==> inputs of build 56 <==
==> flow/design.v <==
module multiplier #(parameter width_p="inv")
  ( input      [width_p-1:0] a_i
  , input      [width_p-1:0] b_i
  , output [(2*width_p)-1:0] c_o
  );
  assign c_o = a_i * b_i;
endmodule
module chip_top
  ( input          clk_i
  , input          reset_i
  , input          v_i
  , input  [31:0]  a_i
  , input  [31:0]  b_i
  , output         v_o
  , output [63:0]  c_o
  );
  reg        v_r, v_o_r;
  reg [31:0] a_r, b_r;
  reg [63:0] c_r;
  wire [63:0] c_n;
  multiplier #(.width_p(32)) MULT
    (.a_i(a_r)
    ,.b_i(b_r)
    ,.c_o(c_n)
    );
  always @(posedge clk_i) begin
    if (reset_i) begin
      v_r   <= 1'b0;
      v_o_r <= 1'b0;
    end else begin
      v_r   <= v_i;
      v_o_r <= v_r;
    end
    a_r <= a_i;
    b_r <= b_i;
    c_r <= c_n;
  end
  assign v_o = v_o_r;
  assign c_o = c_r;
endmodule
==> flow/run.sh <==
#!/bin/bash
# the make line also repeats each setting of config.mk as NAME=value (left out here)
make -C /OpenROAD-flow-scripts/flow DESIGN_CONFIG=/design/flow/config.mk WORK_HOME=/design/flow/orfs CLKGATE_MAP_FILE= finish
==> flow/config.mk <==
export PLATFORM = sky130hd
export DESIGN_NAME = chip_top
export DESIGN_NICKNAME = chip_top
export VERILOG_FILES = /design/flow/design.v
export SDC_FILE = /design/flow/constraint.sdc
export NUM_CORES = 4
export LEC_CHECK = 0
export CAP_MARGIN = 5
export CORE_MARGIN = 2
export CORE_UTILIZATION = 72
export CTS_CLUSTER_DIAMETER = 362
export CTS_CLUSTER_SIZE = 45
export HOLD_SLACK_MARGIN = -0.09
export PLACE_DENSITY_LB_ADDON = 0.0
export SETUP_SLACK_MARGIN = -0.39
export SLEW_MARGIN = 40
==> flow/constraint.sdc <==
create_clock -name core_clock -period 4.04 [get_ports {clk_i}]
set_input_delay 0.8080 -clock core_clock [delete_from_list [all_inputs] [get_ports {clk_i}]]
set_output_delay 0.8080 -clock core_clock [all_outputs]
set_load 0.01 [all_outputs]
==> inputs of trial 92, as changes to build 56 <==
--- a/flow/config.mk
+++ b/flow/config.mk
@@ -13,4 +13,6 @@
 export HOLD_SLACK_MARGIN = -0.09
+export MAX_ROUTING_LAYER = met4
 export PLACE_DENSITY_LB_ADDON = 0.0
-export SETUP_SLACK_MARGIN = -0.39
+export SETUP_SLACK_MARGIN = 1.15
 export SLEW_MARGIN = 40
+export TNS_END_PERCENT = 40
==> Slide: Implementation Results <==
Run Summary

Status
  – Violated Checks: negative setup slack
  – Outcome: complete, but fails checks

STA
  – Worst setup margin: -3.76 ns
  – Final setup viols: 57

GRT
  – First-pass GRT wire length: 195 mm
  – GRT Util Overall: 53.6%
  – GR Layer Usage met3: 20.1%
  – Remaining global-route overflow: 0
  – Met2 Use GR: 81.5%

Place
  – RD Place Congestion: 1.05
  – DP Worst Slack: -3.47 ns
  – DP Area: about 0.041 mm²

Clock tree
  – Resized cells post-CTS: around 290
# the run above: trial 92

==> Slide: Implementation Results <==
Implementation Results

Logic synthesis
  – Async SR Flop Fraction: 0%
  – Simple Share, Synth: 16.8%
  – Top post-synthesis cells by count: fa_1, inv_1, and2_1, nand2_1, ha_1
  – Ys flops: between 100 and 150

Place
  – DP Worst Slack: -3.30 ns
  – RD Place Congestion: 1.00
  – DP Area: slightly above 0.04 mm²

GRT
  – GR Layer Usage met3: 68.4%
  – Remaining global-route overflow: 43
  – Met2 Use GR: 90.0%

Status
  – Outcome: stopped before the end
  – Stopped at: global routing
  – Tool Error: [ERROR GRT-0232] Routing congestion too high. Check the congestion heatmap in the GUI.

Die
  – Chip Height: about 230 µm
  – Chip area: 0.0516 mm²

Clock tree
  – Resized cells post-CTS: 360
# the run above: build 56


==> inputs of wip/umber <==
Starts from the design.v that is shown in full above.
==> flow/config.mk <==
export PLATFORM = sky130hd
export DESIGN_NAME = chip_top
export DESIGN_NICKNAME = chip_top
export VERILOG_FILES = /design/flow/design.v
export SDC_FILE = /design/flow/constraint.sdc
export NUM_CORES = 4
export LEC_CHECK = 0
export CAP_MARGIN = 15
export CORE_MARGIN = 2
export CORE_UTILIZATION = 69
export CTS_CLUSTER_SIZE = 37
export SLEW_MARGIN = 20
==> flow/constraint.sdc <==
create_clock -name core_clock -period 6.12 [get_ports {clk_i}]
set_input_delay 1.2240 -clock core_clock [delete_from_list [all_inputs] [get_ports {clk_i}]]
set_output_delay 1.2240 -clock core_clock [all_outputs]
set_load 0.01 [all_outputs]
run.sh (not shown) runs the stock make flow with config.mk's settings and CLKGATE_MAP_FILE=.
==> wip/fjord (differences from wip/umber) <==
==> flow/config.mk (replaced) <==
export PLATFORM = sky130hd
export DESIGN_NAME = chip_top
export DESIGN_NICKNAME = chip_top
export VERILOG_FILES = /design/flow/design.v
export SDC_FILE = /design/flow/constraint.sdc
export NUM_CORES = 4
export LEC_CHECK = 0
export CAP_MARGIN = 40
export CORE_MARGIN = 2
export CORE_UTILIZATION = 72
export SLEW_MARGIN = 20
==> flow/constraint.sdc (replaced) <==
create_clock -name core_clock -period 7.05 [get_ports {clk_i}]
set_input_delay 1.4100 -clock core_clock [delete_from_list [all_inputs] [get_ports {clk_i}]]
set_output_delay 1.4100 -clock core_clock [all_outputs]
set_load 0.01 [all_outputs]
==> comparison <==
Synthesized cell count is the same in wip/fjord and wip/umber.
In wip/fjord the sequential share of layout area is higher than in wip/umber, by 0.21 points.
Sequential cell count is the same in wip/fjord and wip/umber.
Clock skew: wip/fjord is lower than wip/umber (0.0058 ns).
wip/umber finished but fails on setup timing. wip/fjord produced a layout that fails on setup timing.
Between wip/umber and wip/fjord, the lower core utilization is in wip/umber (gap 0.60 points).
Of wip/umber and wip/fjord, wip/fjord has the higher worst setup slack (gap 2.1 ns).
==> figures <==
DRT met1 WL: wip/umber 40750 um; wip/fjord 36080 um
Final core area utilization: wip/umber 0.8708; wip/fjord 0.8768
Status: wip/umber complete, but fails checks; wip/fjord complete, but fails checks
Layout check failures: wip/umber setup timing; wip/fjord setup timing
M3 GR Usage: wip/umber 0.1636; wip/fjord 0.1270
Slowest Stage Delay on Critical Path: wip/umber 1.00 ns; wip/fjord 0.69 ns
Final wirelength: wip/umber 140500 um; wip/fjord 119300 um
Worst setup slack before clock tree synthesis: wip/umber -1.390 ns; wip/fjord -0.6193 ns
Cell area after layout: wip/umber 44760 sq um; wip/fjord 43010 sq um
Number of OpenROAD warnings: wip/umber 31; wip/fjord 30
Total length of routed met3 wires: wip/umber 20470 um; wip/fjord 12940 um
Worst setup slack for register-to-register paths: wip/umber -2.53 ns; wip/fjord -0.40 ns
